==> design/flow/design.v <==
module cordic(
    input signed [29:0] i_angle,
    input i_clk,
    input i_rst,
    input i_start,
    output signed [29:0] o_sin,
    output signed [29:0] o_cos,
    output o_done
);
localparam WD_EXT = 28;
localparam WD_INT = 62;
localparam START_VAL = 64'h26dd3b6a10d79a00;
localparam max_i = 8'd62;
reg signed [WD_INT+1:0] x;
reg signed [WD_INT+1:0] y; 
reg signed [WD_INT+1:0] z; 
reg signed [WD_INT+1:0] angle;
reg done;
assign o_done = done;
assign o_sin = y[(WD_INT+1):(WD_INT-WD_EXT)];
assign o_cos = x[(WD_INT+1):(WD_INT-WD_EXT)];
reg [7:0] i;
reg [7:0] state;
localparam 
    s_rst = 8'b0,
    s_work = 8'b1;
wire [WD_INT+1:0] atan [WD_INT:0];
assign atan[0] = 	63'h3243f6a8885a3000;
assign atan[1] = 	63'h1dac670561bb4f00;
assign atan[2] = 	63'hfadbafc96406e80;
assign atan[3] = 	63'h7f56ea6ab0bdb80;
assign atan[4] = 	63'h3feab76e59fbd40;
assign atan[5] = 	63'h1ffd55bba976250;
assign atan[6] = 	63'hfffaaadddb94d8;
assign atan[7] = 	63'h7fff5556eeea5c;
assign atan[8] = 	63'h3fffeaaab7776e;
assign atan[9] = 	63'h1ffffd5555bbbc;
assign atan[10] = 	63'hfffffaaaaadde;
assign atan[11] = 	63'h7fffff555556e;
assign atan[12] = 	63'h3fffffeaaaaaa;
assign atan[13] = 	63'h1ffffffd55554;
assign atan[14] = 	63'hfffffffaaaaa;
assign atan[15] = 	63'h7fffffff5554;
assign atan[16] = 	63'h3fffffffeaaa;
assign atan[17] = 	63'h1ffffffffd54;
assign atan[18] = 	63'hfffffffffaa;
assign atan[19] = 	63'h7fffffffff4;
assign atan[20] = 	63'h3fffffffffe;
assign atan[21] = 	63'h1fffffffffe;
assign atan[22] = 	63'hfffffffffe;
assign atan[23] = 	63'h7ffffffffe;
assign atan[24] = 	63'h3ffffffffe;
assign atan[25] = 	63'h1ffffffffe;
assign atan[26] = 	63'hffffffffe;
assign atan[27] = 	63'h800000000;
assign atan[28] = 	63'h400000000;
assign atan[29] = 	63'h200000000;
assign atan[30] = 	63'h100000000;
assign atan[31] = 	63'h80000000;
assign atan[32] = 	63'h40000000;
assign atan[33] = 	63'h20000000;
assign atan[34] = 	63'h10000000;
assign atan[35] = 	63'h8000000;
assign atan[36] = 	63'h4000000;
assign atan[37] = 	63'h2000000;
assign atan[38] = 	63'h1000000;
assign atan[39] = 	63'h800000;
assign atan[40] = 	63'h400000;
assign atan[41] = 	63'h200000;
assign atan[42] = 	63'h100000;
assign atan[43] = 	63'h80000;
assign atan[44] = 	63'h40000;
assign atan[45] = 	63'h20000;
assign atan[46] = 	63'h10000;
assign atan[47] = 	63'h8000;
assign atan[48] = 	63'h4000;
assign atan[49] = 	63'h2000;
assign atan[50] = 	63'h1000;
assign atan[51] = 	63'h800;
assign atan[52] = 	63'h400;
assign atan[53] = 	63'h200;
assign atan[54] = 	63'h100;
assign atan[55] = 	63'h80;
assign atan[56] = 	63'h40;
assign atan[57] = 	63'h20;
assign atan[58] = 	63'h10;
assign atan[59] = 	63'h8;
assign atan[60] = 	63'h4;
assign atan[61] = 	63'h2;
assign atan[62] = 	63'h1;
always @(posedge i_clk) begin
    if(i_rst) begin
        x <= 0;
        y <= 0;
        done <= 0;
        i <= 0;
        state <= s_rst;
    end
    else begin
        case (state)
            s_rst: begin
                if(i_start) begin
                    angle <= i_angle <<< (WD_INT-WD_EXT);
                    state <= s_work;
                    i <= 0;
                    x <= START_VAL;
                    y <= 0;
                    z <= 0;
                    done <= 0;
                end
            end
            s_work: begin
                if (z<=angle) begin
                    z <= z + atan[i];
                    x <= x - (y>>>i);
                    y <= y + (x>>>i);
                end
                else begin
                    z <= z - atan[i];
                    x <= x + (y>>>i);
                    y <= y - (x>>>i);
                end
                i <= i+1;
                if(i == max_i) begin
                    done <= 1'b1;
                    state <= s_rst;
                end
            end
        endcase
    end
end
endmodule
==> design/flow/run.sh <==
#!/bin/bash
# the make line also repeats each setting of config.mk as NAME=value (left out here)
make -C /OpenROAD-flow-scripts/flow DESIGN_CONFIG=/design/flow/config.mk WORK_HOME=/design/flow/orfs CLKGATE_MAP_FILE= finish
==> design/flow/config.mk <==
export PLATFORM = sky130hd
export DESIGN_NAME = cordic
export DESIGN_NICKNAME = cordic
export VERILOG_FILES = /design/flow/design.v
export SDC_FILE = /design/flow/constraint.sdc
export NUM_CORES = 4
export LEC_CHECK = 0
export CAP_MARGIN = 20
export CORE_MARGIN = 2
export CORE_UTILIZATION = 38
export SLEW_MARGIN = 20
==> design/flow/constraint.sdc <==
create_clock -name core_clock -period 17.3 [get_ports {i_clk}]
set_input_delay 3.4600 -clock core_clock [delete_from_list [all_inputs] [get_ports {i_clk}]]
set_output_delay 3.4600 -clock core_clock [all_outputs]
set_load 0.01 [all_outputs]
==> impl_metrics.tcl, run 1 <==
# implementation run metrics
set metrics [dict create \
    status "timing/DRC/antenna clean" \
    synth_cell_types 120 \
    ys_sh_aoi 0.304 \
    hold_start "y[22]" \
    initCoreUtil 0.383 \
    syn-mean-instance-area_um2 7.36 \
    start_kind "flop" \
    die_w_um 306 \
    slew_viol_final 0 \
    critPathKind "flop to flop" \
    num_io_pins 94 \
    netlist_area_um2 34600 \
    edf_count 94 \
    min_path_type "flop to flop" \
    crit_fanout 44 \
    area_growth_pct 7.72 \
    clkPwrFrac 0.156 \
    crit_top_cell "a21oi_1" \
    switchingPower_mw 2.22 \
    ctsResizeCount 0 \
    rrSetupSlack_ns 6.92 \
    p_clk_mw 0.692 \
    arrival_ns 10.96 \
    yosysMostFrequentCell "nor2_1" \
    die_height_um 306 \
    ys_ff 233 \
    worstRegToRegCells 27 \
    ys_async_sr_fraction 0 \
    final_cell_area_um2 37200 \
    vias_per_cell 6.60 \
    cts-root-buf "clkbuf_16" \
    cp_num_cells 27 \
    critPathTopFamily "AND-OR/OR-AND gates" \
    simple_gate_area_frac 0.230 \
    ff_type "dfxtp_1" \
    finalCritPeriodShare 0.600 \
    topCombFamilyByArea "AND-OR/OR-AND gates" \
    yosysChipArea_um2 34600 \
    path_clk_slew_ns 0.07 \
    synthTopCellsByCount "nor2_1, nand2_1, a21oi_1" \
    area_leaders "ha_1, edfxtp_1, dfxtp_1" \
    numCtsBuffers 31 \
    ys_cells 4699 \
    coreArea_um2 90100 \
    grt-ovfl-total 0 \
    ys_seq_frac 0.162 \
    clk_path_buf_depth 3 \
    whs_path_depth 2 \
    num_vias 38275 \
    die-area_um2 93400 \
    p_leak_nw 15.2 \
    drc 0 \
    swShare 0.501 \
    drtIter0Drc 4547 \
    r2r-start "i[2]" \
    vdd_drop_max_v 0.000100 \
    fin_skew_ns 0.0204 \
    synthCells 4699 \
    finalSetupViolations 0 \
    grt_pass1_wl_mm 255 \
    critPathSlowestCell "nor4b_2" \
    grt_max_degree 70 \
    worstPathRequired_ns 17.87 \
    cts_tree "done" \
    warnings 35 \
    setup-tns-final_ns 0 \
    maxPowerGroup "combinational logic" \
    ys_sh_xor 0.0884 \
    r2r_end "x[63]" \
    grt_pass1_vias 36074 \
    crit_start "i[2]" \
    hold_path_end "y[22]" \
    rsz0062_at_grt "false" \
    hpwlAfterDp_mm 136 \
    cts_htree_levels 1 \
    critical-path-max-stage-delay_ns 0.97 \
    gr-usage-all-layers 0.363 \
    post_dp_cell_area_um2 36200 \
    yosysWarnings 1 \
    syn-num-nets 4967 \
    p_comb_frac 0.675 \
    pg_comb_mw 3.00 \
    drt_wl_total_mm 176 \
    slew-limit-headroom 0.110 \
    pwr-share-seq 0.169 \
    drtAntennaViolNets 0 \
    dr.pass1.iters 8 \
    cp-end-kind "flop" \
    fa_ha_area_frac 0.0857 \
    rows 110 \
    fin_nets 4864 \
    period_needed_ns 10.38 \
    gp_congestion 1.09 \
    cp-endpoint "x[63]" \
    clkLatencyLatePin_ns 0.66 \
    yosysTopAreaCell "ha_1" \
    antenna_found_initial 6 \
    maxCapViolations 0 \
    ctsHoldBuffers 0 \
    mux_share 0.0634 \
    cts_setup_buffers 0 \
    pg_seq_mw 0.749 \
    portBuffers 93 \
    finalHoldViolations 0 \
    cts_sinks 233 \
    netlist.area_leader.share 0.0840 \
    p_per_area_nw_per_um2 119 \
    fmax_mhz 96.3 \
    intPower_mw 2.22 \
    tightest_slew_ns 1.33 \
    post_drt_wl_per_cell_um 30.3 \
    path_buffers 2 \
]
## stage by stage
step,setup WS (ns),power [mW],utilization,cells,hold WS [ns]
floorplan,9.56,2.90,-,4699,0.456
CTS,7.29,4.39,0.413,5792,0.510
detailed placement,7.35,3.67,0.401,5738,0.503
finish,6.92,4.44,0.413,5799,0.508
global placement,7.15,3.68,0.401,5737,0.478
global route,6.59,4.74,0.413,5793,0.553
## metal layers
metal | vias to the layer above | global-route usage | part of all wire
met3 | 518 | 0.0715 | 0.085
met2 | 1956 | 0.562 | 0.43
met4 | 4 | 0.234 | 0.078
li1 | 17369 | - | -
met5 | - | 0 | 0.00015
met1 | 18428 | 0.460 | 0.40
## cell type report
| type | count | area (um^2) |
|---|---|---|
| Clock buffer | 39 | 847 |
| Fill cell | 9406 | 52900 |
| Multi-Input combinational cell | 4004 | 26800 |
| Antenna cell | 6 | 15.0 |
| Sequential cell | 233 | 5620 |
| Inverter | 118 | 444 |
| Tap cell | 1176 | 1470 |
| Clock inverter | 15 | 198 |
| Timing Repair Buffer | 208 | 1790 |
==> run 2: changes to the inputs <==
CORE_UTILIZATION = 65   (was 38)
CTS_CLUSTER_DIAMETER = 246   (was default)
HOLD_SLACK_MARGIN = -0.08   (was default)
MAX_ROUTING_LAYER = met4   (was default)
TNS_END_PERCENT = 35   (was default)
clock period = 6.83 ns   (was 17.3 ns; I/O delays follow)
==> run 2 against run 1 <==
The flow now stops in global routing (5_1_grt). Synthesized cell count stayed put. Synthesized area stayed put. Die area is 41% lower.
==> impl_metrics.tcl, run 2 <==
# flow metrics
set metrics [dict create \
    hpwlAfterDp_mm 124 \
    cts_sinks 233 \
    grt-ovfl-total 152 \
    die-area_um2 55000 \
    synthTopCellsByCount "nor2_1, nand2_1, a21oi_1" \
    edf_count 94 \
    syn-num-nets 4967 \
    num_io_pins 94 \
    ys_seq_frac 0.162 \
    fa_ha_area_frac 0.0857 \
    numCtsBuffers 30 \
    stop_stage "global routing (5_1_grt)" \
    portBuffers 93 \
    gp_congestion 1.53 \
    die_height_um 235 \
    rows 84 \
    yosysChipArea_um2 34600 \
    ctsHoldBuffers 0 \
    ys_async_sr_fraction 0 \
    mux_share 0.0634 \
    syn-mean-instance-area_um2 7.36 \
    post_dp_cell_area_um2 43500 \
    initCoreUtil 0.658 \
    placedCellCount 6246 \
    stop_error "[ERROR GRT-0116] Global routing finished with congestion. Check the congestion regions in the DRC Viewer." \
    topCombFamilyByArea "AND-OR/OR-AND gates" \
    synthCells 4699 \
    ys_ff 233 \
    status "did not finish" \
    cts-root-buf "clkbuf_16" \
    area_leaders "ha_1, edfxtp_1, dfxtp_1" \
    ys_sh_xor 0.0884 \
    netlist_area_um2 34600 \
    synth_cell_types 120 \
    ys_cells 4699 \
    netlist.area_leader.share 0.0840 \
    yosysTopAreaCell "ha_1" \
    yosysWarnings 1 \
    die_w_um 235 \
    ys_sh_aoi 0.304 \
    gr-usage-all-layers 0.663 \
    clk_path_buf_depth 3 \
    simple_gate_area_frac 0.230 \
    ff_type "dfxtp_1" \
    yosysMostFrequentCell "nor2_1" \
    coreArea_um2 52600 \
    cts_htree_levels 1 \
]
==> run 2: stage by stage <==
step / setup slack, ns / hold slack [ns]
floorplan: -0.0793 / 0.456
detailed placement: -0.365 / 0.458
global placement: -0.266 / 0.452
CTS: -0.0317 / 0.475
==> run 2: timing repair <==
item,4_1_cts
gates resized,170
setup endpoints to repair,41
pin swaps,84
setup buffers,43
cloned,5
==> run 2: routing by layer <==
layer | global-route usage | GRT overflow
met5 | - | -
met4 | 0.610 | 71
met3 | 0.396 | 15
met2 | 0.871 | 64
met1 | 0.678 | 2
==> run 3: changes to the inputs <==
ABC_AREA = 1   (was default)
CORE_ASPECT_RATIO = 1.46   (was default)
CORE_UTILIZATION = 72   (was 65)
CTS_CLUSTER_DIAMETER = 366   (was 246)
CTS_CLUSTER_SIZE = 96   (was default)
HOLD_SLACK_MARGIN = default   (was -0.08)
MAX_ROUTING_LAYER = default   (was met4)
SETUP_SLACK_MARGIN = 0.71   (was default)
TNS_END_PERCENT = 10   (was 35)
clock period = 5.26 ns   (was 6.83 ns; I/O delays follow)
==> run 3 against run 2 <==
The flow stops in detailed placement (3_5_place_dp). Synthesized area grew 10%. Synthesized cell count is 45% higher. Die area decreased by 0.51%.
==> impl_metrics.tcl, run 3 <==
# flow metrics
set metrics [dict create \
    num_io_pins 94 \
    die-area_um2 54800 \
    synthTopCellsByCount "nand2_1, nand3_1, inv_1" \
    stop_error "[ERROR DPL-0033] detailed placement checks failed during check placement." \
    fa_ha_area_frac 0.0778 \
    ys_sh_aoi 0.184 \
    ys_async_sr_fraction 0 \
    status "did not finish" \
    syn-num-nets 7096 \
    die_height_um 282 \
    topCombFamilyByArea "simple AND/OR/NAND/NOR gates" \
    synth_cell_types 74 \
    yosysMostFrequentCell "nand2_1" \
    die_w_um 194 \
    simple_gate_area_frac 0.426 \
    ys_ff 233 \
    stop_stage "detailed placement (3_5_place_dp)" \
    area_leaders "nand2_1, nand3_1, a21oi_1" \
    ys_seq_frac 0.147 \
    mux_share 0.000263 \
    ys_cells 6828 \
    netlist.area_leader.share 0.186 \
    gp_congestion 1.33 \
    rows 101 \
    yosysTopAreaCell "nand2_1" \
    syn-mean-instance-area_um2 5.58 \
    yosysChipArea_um2 38100 \
    yosysWarnings 1 \
    ff_type "dfxtp_1" \
    ys_sh_xor 0.0406 \
    edf_count 94 \
    initCoreUtil 0.729 \
    coreArea_um2 52200 \
    netlist_area_um2 38100 \
    portBuffers 93 \
    synthCells 6828 \
]
## run 3: metrics by stage
step	hold WS, ns	area [um^2]
after floorplan	0.455	38400
after global placement	0.467	50500
==> run 4: changes to the inputs <==
ABC_AREA = default   (was 1)
CORE_ASPECT_RATIO = default   (was 1.46)
CORE_MARGIN = 5   (was 2)
CORE_UTILIZATION = 40   (was 72)
CTS_CLUSTER_DIAMETER = default   (was 366)
CTS_CLUSTER_SIZE = default   (was 96)
PLACE_DENSITY = 0.71   (was default)
SETUP_SLACK_MARGIN = default   (was 0.71)
TNS_END_PERCENT = default   (was 10)
clock period = 11.0 ns   (was 5.26 ns; I/O delays follow)
==> run 4 against run 3 <==
Now clean on timing, DRC and antenna. Synthesized cell count decreased by 31%. Synthesized area decreased by 9.2%. Die area increased by 69%.
==> impl_metrics.tcl, run 4 <==
# implementation run metrics
set metrics [dict create \
    cts_setup_buffers 0 \
    pg_comb_mw 4.71 \
    cts_htree_levels 2 \
    drc 0 \
    ys_async_sr_fraction 0 \
    period_needed_ns 9.86 \
    coreArea_um2 85400 \
    hold_start "y[22]" \
    arrival_ns 10.36 \
    synthTopCellsByCount "nor2_1, nand2_1, a21oi_1" \
    switchingPower_mw 3.55 \
    status "timing/DRC/antenna clean" \
    yosysMostFrequentCell "nor2_1" \
    pwr-share-seq 0.169 \
    die_w_um 304 \
    placedCellCount 5730 \
    fin_skew_ns 0.0352 \
    area_growth_pct 8.30 \
    worstPathRequired_ns 11.50 \
    syn-num-nets 4967 \
    r2r_end "x[63]" \
    yosysWarnings 1 \
    p_clk_mw 1.15 \
    cts-root-buf "clkbuf_16" \
    fin_nets 4890 \
    maxCapViolations 0 \
    ys_sh_aoi 0.304 \
    cts_sinks 233 \
    worstRegToRegCells 29 \
    num_io_pins 94 \
    clk_path_buf_depth 3 \
    ys_cells 4699 \
    synth_cell_types 120 \
    ctsResizeCount 0 \
    tightest_slew_ns 1.28 \
    clkLatencyLatePin_ns 0.63 \
    vias_per_cell 6.78 \
    yosysChipArea_um2 34600 \
    ys_ff 233 \
    edf_count 94 \
    area_leaders "ha_1, edfxtp_1, dfxtp_1" \
    netlist.area_leader.share 0.0840 \
    drtIter0Drc 5116 \
    critPathSlowestCell "a2111oi_0" \
    r2r-start "i[1]" \
    p_per_area_nw_per_um2 189 \
    grt_max_degree 67 \
    finalNonFillerCells 5795 \
    grt_pass1_wl_mm 260 \
    warnings 35 \
    hold_path_end "y[22]" \
    ff_type "dfxtp_1" \
    critical-path-max-stage-delay_ns 1.09 \
    ctsHoldBuffers 0 \
    cp-end-kind "flop" \
    start_kind "flop" \
    fmax_mhz 101 \
    rsz0062_at_grt "false" \
    initCoreUtil 0.405 \
    post_drt_wl_per_cell_um 31.3 \
    cts_tree "done" \
    topCombFamilyByArea "AND-OR/OR-AND gates" \
    crit_fanout 60 \
    critPathTopFamily "simple AND/OR/NAND/NOR gates" \
    simple_gate_area_frac 0.230 \
    ys_seq_frac 0.162 \
    path_clk_slew_ns 0.08 \
    intPower_mw 3.51 \
    whs_path_depth 2 \
    portBuffers 93 \
    swShare 0.502 \
    antenna_found_initial 8 \
    layout_setup_ws_ns 1.14 \
    finalCritPeriodShare 0.896 \
    numCtsBuffers 34 \
    ys_sh_xor 0.0884 \
    rows 107 \
    clkPwrFrac 0.163 \
    min_path_type "flop to flop" \
    grt-ovfl-total 0 \
    die-area_um2 92400 \
    netlist_area_um2 34600 \
    dr.pass1.iters 8 \
    slew-limit-headroom 0.146 \
    syn-mean-instance-area_um2 7.36 \
    yosysTopAreaCell "ha_1" \
    maxPowerGroup "combinational logic" \
    gp_congestion 1.13 \
    finalSetupViolations 0 \
    cp-endpoint "x[63]" \
    p_comb_frac 0.667 \
    fill_cells 8941 \
    synthCells 4699 \
    die_height_um 304 \
    rrSetupSlack_ns 1.14 \
    num_vias 39262 \
    drt_wl_total_mm 182 \
    drtAntennaViolNets 0 \
    path_buffers 2 \
    grt_pass1_vias 37046 \
    place_ws_ns 1.56 \
    finalHoldViolations 0 \
    gr-usage-all-layers 0.370 \
    hpwlAfterDp_mm 140 \
    post-route-util 0.438 \
    vdd_drop_max_v 0.000175 \
    p_leak_nw 15.3 \
    crit_start "i[1]" \
    setup-tns-final_ns 0 \
    fa_ha_area_frac 0.0857 \
    critPathKind "flop to flop" \
    slew_viol_final 0 \
    pg_seq_mw 1.20 \
    cp_num_cells 29 \
    mux_share 0.0634 \
]
-- run 4: metal layers --
layer,track usage,vias to the layer above,routed length (um)
met2,0.579,2348,78400
met5,0,-,12
met1,0.456,18823,70700
li1,-,17452,-
met3,0.0759,637,16300
met4,0.258,2,16100
-- run 4: final cells by class --
| type | count | area, um^2 | share of cell area |
|---|---|---|---|
| Inverter | 118 | 443 | 0.0118 |
| Sequential cell | 233 | 5620 | 0.150 |
| Multi-Input combinational cell | 4004 | 26800 | 0.716 |
| Antenna cell | 3 | 7.51 | 0.000201 |
| Tap cell | 1144 | 1430 | 0.0382 |
| Timing Repair Buffer | 231 | 1990 | 0.0531 |
| Clock inverter | 21 | 188 | 0.00501 |
| Clock buffer | 41 | 938 | 0.0251 |
-- run 4: stage by stage --
step,total power [mW],hold slack [ns],cell area [um^2]
after global routing,7.52,0.564,37400
after global placement,5.75,0.508,36300
after detailed placement,5.77,0.515,36300
after CTS,6.96,0.525,37400
final,7.06,0.518,37400
after floorplan,4.56,0.456,34600
==> run 5: changes to the inputs <==
CORE_MARGIN = 2   (was 5)
CORE_UTILIZATION = 55   (was 40)
CTS_CLUSTER_SIZE = 100   (was default)
PLACE_DENSITY = default   (was 0.71)
clock period = 7.08 ns   (was 11.0 ns; I/O delays follow)
==> run 5 against run 4 <==
The layout now fails its checks (negative setup slack). Synthesized area is the same. Worst hold slack lost 0.011 ns. First-iteration DRC count grew 52%.
==> impl_metrics.tcl, run 5 <==
# implementation run metrics
set metrics [dict create \
    ys_sh_xor 0.0884 \
    die_height_um 255 \
    ys_async_sr_fraction 0 \
    cp_num_cells 30 \
    slew_viol_final 0 \
    simple_gate_area_frac 0.230 \
    gp_congestion 1.29 \
    synthCells 4699 \
    fin_nets 6076 \
    drt_wl_total_mm 182 \
    topCombFamilyByArea "AND-OR/OR-AND gates" \
    dr.pass1.iters 15 \
    final_cell_area_um2 48200 \
    area_leaders "ha_1, edfxtp_1, dfxtp_1" \
    intPower_mw 7.48 \
    coreArea_um2 61900 \
    total_power_mw 13.9 \
    status "finished with violations" \
    clk_path_buf_depth 3 \
    ctsHoldBuffers 0 \
    drc 0 \
    finalSetupViolations 4 \
    clkPwrFrac 0.116 \
    critPathTopFamily "simple AND/OR/NAND/NOR gates" \
    fmax_mhz 140 \
    hold_start "done" \
    clkLatencyLatePin_ns 0.65 \
    slew-limit-headroom 0.333 \
    ys_ff 233 \
    ys_sh_aoi 0.304 \
    cp-endpoint "y[56]" \
    p_leak_nw 21.6 \
    grt_use_met2 0.775 \
    whs_path_depth 2 \
    critPathKind "flop to flop" \
    die-area_um2 64900 \
    post_dp_cell_area_um2 44600 \
    worstRegToRegCells 30 \
    grt_use_met3 0.240 \
    netlist.area_leader.share 0.0840 \
    fa_ha_area_frac 0.0857 \
    rrSetupSlack_ns -0.07 \
    cp-end-kind "flop" \
    r2r_end "y[56]" \
    pwr-share-seq 0.130 \
    synth_cell_types 120 \
    tightest_slew_ns 0.999 \
    ys_seq_frac 0.162 \
    critPathSlowestCell "mux4_2" \
    flop_area_um2 5630 \
    swShare 0.463 \
    numCtsBuffers 30 \
    ys_cells 4699 \
    top_usage_layer "met2" \
    mux_share 0.0634 \
    worstPathRequired_ns 7.59 \
    cts_tree "done" \
    period_needed_ns 7.15 \
    yosysTopAreaCell "ha_1" \
    syn-num-nets 4967 \
    crit_fanout 4 \
    pg_seq_mw 1.81 \
    grt-ovfl-total 0 \
    antenna_found_initial 10 \
    yosysChipArea_um2 34600 \
    die_w_um 255 \
    drtIter0Drc 7793 \
    start_kind "flop" \
    vdd_drop_max_v 0.000459 \
    grt_pass1_wl_mm 263 \
    hold_path_end "done" \
    ff_type "dfxtp_1" \
    switchingPower_mw 6.44 \
    warnings 40 \
    num_io_pins 94 \
    finalNonFillerCells 6674 \
    finalCritPeriodShare 1.01 \
    finalHoldViolations 0 \
    cts-root-buf "clkbuf_16" \
    pg_comb_mw 10.5 \
    layout_setup_ws_ns -0.0717 \
    area_growth_pct 39.5 \
    critical-path-max-stage-delay_ns 0.57 \
    gr-usage-all-layers 0.534 \
    edf_count 94 \
    p_comb_frac 0.754 \
    netlist_area_um2 34600 \
    p_per_area_nw_per_um2 289 \
    logic_area_um2 28600 \
    setup-tns-final_ns -0.175 \
    yosysMostFrequentCell "nor2_1" \
    rows 91 \
    arrival_ns 7.66 \
    post_drt_wl_per_cell_um 27.3 \
    placedCellCount 6533 \
    path_clk_slew_ns 0.06 \
    failed_checks "negative setup slack" \
    fill_cells 4538 \
    p_clk_mw 1.61 \
    path_buffers 5 \
    grt_max_degree 82 \
    grt_pass1_vias 43056 \
    maxPowerGroup "combinational logic" \
    drtAntennaViolNets 0 \
    rsz0062_at_grt "true" \
    crit_start "i[0]" \
    num_vias 46430 \
    min_path_type "flop to flop" \
    grt_use_met1 0.599 \
    initCoreUtil 0.558 \
    synthTopCellsByCount "nor2_1, nand2_1, a21oi_1" \
    yosysWarnings 1 \
    vias_per_cell 6.96 \
    maxCapViolations 0 \
    syn-mean-instance-area_um2 7.36 \
    hpwlAfterDp_mm 135 \
    fin_skew_ns 0.0335 \
    portBuffers 93 \
    r2r-start "i[0]" \
    cts_htree_levels 1 \
    cts_sinks 233 \
]
run 5: routing by layer:
| metal | vias to the layer above | wire length (um) |
|---|---|---|
| li1 | 19831 | - |
| met1 | 21390 | 61800 |
| met2 | 3868 | 73500 |
| met3 | 1317 | 26500 |
| met4 | 24 | 19800 |
| met5 | - | 827 |
run 5: metrics by stage:
stage / setup WS, ns / util / hold WS [ns]
2_1_floorplan: -0.0809 / - / 0.456
3_3_place_gp: -0.510 / 0.720 / 0.453
3_5_place_dp: -0.636 / 0.720 / 0.492
4_1_cts: -0.0600 / 0.747 / 0.508
5_1_grt: -0.222 / 0.778 / 0.536
6_report: -0.0717 / 0.779 / 0.507
run 5: repair_timing:
action / 4_1_cts / 5_1_grt
pin swaps: 19 / 86
endpoints found under the setup margin: 54 / 79
cloned: 2 / 1
resized: 95 / 340
buffers inserted: 19 / 56
run 5: cell type report:
type | count | area share
inverter | 118 | 0.00926
clock buffer | 39 | 0.0171
antenna | 7 | 0.000363
timing repair buffer | 1421 | 0.239
sequential | 233 | 0.117
tap | 837 | 0.0217
multi-input combinational | 4004 | 0.592
clock inverter | 15 | 0.00350
Power and IR drop assume default switching activity.
